## north
// ether_echo
module ether_echo
  (
   input wire         clk,
   input wire         reset,
   input wire [127:0] rx_dataout0,
   input wire [127:0] rx_dataout1,
   input wire [127:0] rx_dataout2,
   input wire [127:0] rx_dataout3,
   input wire         rx_enaout0,
   input wire         rx_sopout0,
   input wire         rx_eopout0,
   input wire         rx_eopout1,
   input wire         rx_eopout2,
   input wire         rx_eopout3,
   input wire [3:0]   rx_mtyout0,
   input wire [3:0]   rx_mtyout1,
   input wire [3:0]   rx_mtyout2,
   input wire [3:0]   rx_mtyout3,
   output wire [511:0] send_data,
   output wire         send_valid,
   output wire         send_sop,
   output wire         send_eop,
   output wire [7:0]   send_mty,
   output wire         tx_kick,
   output wire [13:0]  tx_bytes,
   input wire          cmac_busy,
   input wire          cmac_done,
   input wire          cmac_tx_rdy
   );
clock: 1.68 ns
lec_check: 0
cap_margin: 20
core_aspect_ratio: 0.5
core_margin: 2
core_utilization: 72
cts_cluster_diameter: 396
cts_cluster_size: 97
place_density: 0.36
setup_slack_margin: 0.1
slew_margin: 20
tns_end_percent: 5
run.sh (not shown) runs the stock make flow with config.mk's settings and CLKGATE_MAP_FILE=.
north: ODB-0269 in global routing -> run aborted
Changes in south relative to north:
- clearing PLACE_DENSITY, which used to be 0.36
- clearing SETUP_SLACK_MARGIN, which used to be 0.1
- clearing CORE_ASPECT_RATIO, which used to be 0.5
- swapping 72 for 70 in CORE_UTILIZATION
- swapping 97 for 14 in CTS_CLUSTER_SIZE
- swapping 396 for 375 in CTS_CLUSTER_DIAMETER
- clearing TNS_END_PERCENT, which used to be 5
- swapping 1.68 for 2.5 in the clock period (ns, I/O delays scaled along)
==> comparison <==
- Nothing crashed in south and all stages finished; the problem is that the final layout failed, the offending checks being setup timing.
- From north to south the numbers moved as follows: die outline width moved down; quantity of gates resized following cts moved down; half-perimeter wire length after placement moved up; cell count after synthesis level.
Inputs modified between south and east:
- CTS_CLUSTER_DIAMETER: 375 -> unset
- CTS_CLUSTER_SIZE: 14 -> unset
- CORE_UTILIZATION: 70 -> 31
- the clock period (ns, I/O delays scaled along): 2.5 -> 3.64
--- outcome ---
- Of south and east, just one finished clean: east.
- Status south: flow complete, layout not clean - setup timing
- Lower net count reported at finish was reported by east, not south.
- The average via count per standard cell of east is lower than that of south.
- Taking south as the reference, in east minimum period implied by the final worst setup slack shows an increase of 0.29 ns, internal reg-to-reg setup slack shows an increase of 0.85 ns, die area shows an increase of about 120%.
- When the final numbers for south and east were put side by side, the total power turned out to be greater in south.
- Taking south as the reference, in east area occupied by multi-input gates shows a reduction of 490 um^2; delay of the slowest cell on the worst path decreased 0.04 ns; multi-input combinational cell count comparable.
Changes in west relative to east:
- a change of CORE_UTILIZATION from 31 to 58
- a change of the clock period (ns, I/O delays scaled along) from 3.64 to 2.02
Notes after the runs:
Final checks on west, whose flow otherwise completed, came back failing, citing setup timing. west: post-route fraction of the period consumed by the critical path is 44 points higher than what east reported. A cell type of the slowest stage on the worst timing path of sky130_fd_sc_hd__ha_1 is what east shows, while sky130_fd_sc_hd__a2111oi_2 belongs to west. Summary of west over east: net total in the final layout rose 310; register area about even; sequential share of layout area fell 1.6 points; internal cell power rose 77%; count of clock-buffer cells in the layout fell 2.0%. Between west and east, it is west whose number of cells after detailed placement is lower, by about 11%. Going from east to west, total power grows by 75%. Compared to east, west has cell area reported after detailed placement about 0.9% higher. Clock power (lower): east.

---

ether_echo again, from the RTL that the note above started with.
// ether_echo
module ether_echo
  (
   input wire         clk,
   input wire         reset,
   input wire [127:0] rx_dataout0,
   input wire [127:0] rx_dataout1,
   input wire [127:0] rx_dataout2,
   input wire [127:0] rx_dataout3,
   input wire         rx_enaout0,
   input wire         rx_sopout0,
   input wire         rx_eopout0,
   input wire         rx_eopout1,
   input wire         rx_eopout2,
   input wire         rx_eopout3,
   input wire [3:0]   rx_mtyout0,
   input wire [3:0]   rx_mtyout1,
   input wire [3:0]   rx_mtyout2,
   input wire [3:0]   rx_mtyout3,
   output wire [511:0] send_data,
   output wire         send_valid,
   output wire         send_sop,
   output wire         send_eop,
   output wire [7:0]   send_mty,
   output wire         tx_kick,
   output wire [13:0]  tx_bytes,
   input wire          cmac_busy,
   input wire          cmac_done,
   input wire          cmac_tx_rdy
   );
Settings: LEC_CHECK=0, CAP_MARGIN=20, CORE_MARGIN=2, CORE_UTILIZATION=65, SETUP_SLACK_MARGIN=0.67, SLEW_MARGIN=20; clock period 4.0 ns.
Rerun with:
CORE_UTILIZATION = 40   (was 65)
SETUP_SLACK_MARGIN = default   (was 0.67)
=> The changed run finished clean; design area rises by 1.5%; worst setup slack gets worse by 0.29 ns; register-to-register slack degrades by 0.29 ns; via count falls by 4.6%; synthesized cell count stays the same.
Rerun with:
CORE_UTILIZATION = 66   (was 40)
CTS_CLUSTER_SIZE = 14   (was default)
clock period = 2.71 ns   (was 4.0 ns; I/O delays follow)
What happened: This time the run finished but fails on setup timing; count of clock-buffer cells in the layout shrinks by 13; cell count shrinks by 7.6%; synthesized area stays the same; die area shrinks by 39%; synthesized cell count stays the same; final area shrinks by 0.50%; global-route usage grows by 18 points; routed wire length grows by 1.8%; power grows by 41%; clock power grows by 34%.
Rerun with:
CORE_UTILIZATION = 40   (was 66)
CTS_CLUSTER_SIZE = default   (was 14)
clock period = 3.64 ns   (was 2.71 ns; I/O delays follow)
Effect: The new run completed without violations; sequential share of layout area drops by 0.33 points; power drops by about a fifth; register-to-register slack improved by 0.75 ns; setup slack improved by 0.75 ns; count of clock-buffer cells in the layout climbs by 21; clock skew climbs by 0.030 ns; non-clock buffer count drops by 97; wire length drops by a few percent; synthesized cell count is unchanged; critical path depth climbs by 2; sequential power drops by a quarter to a third.
Rerun with:
CORE_ASPECT_RATIO = 0.5   (was default)
CORE_UTILIZATION = 72   (was 40)
CTS_CLUSTER_DIAMETER = 396   (was default)
CTS_CLUSTER_SIZE = 97   (was default)
PLACE_DENSITY = 0.36   (was default)
SETUP_SLACK_MARGIN = 0.3   (was default)
TNS_END_PERCENT = 5   (was default)
clock period = 1.68 ns   (was 3.64 ns; I/O delays follow)
The new run failed in global routing (5_1_grt).
Synthesized cell count stays the same.
Die size came out lower by well over a third.
Area after synthesis is unchanged.
Power and IR drop assume default switching activity.
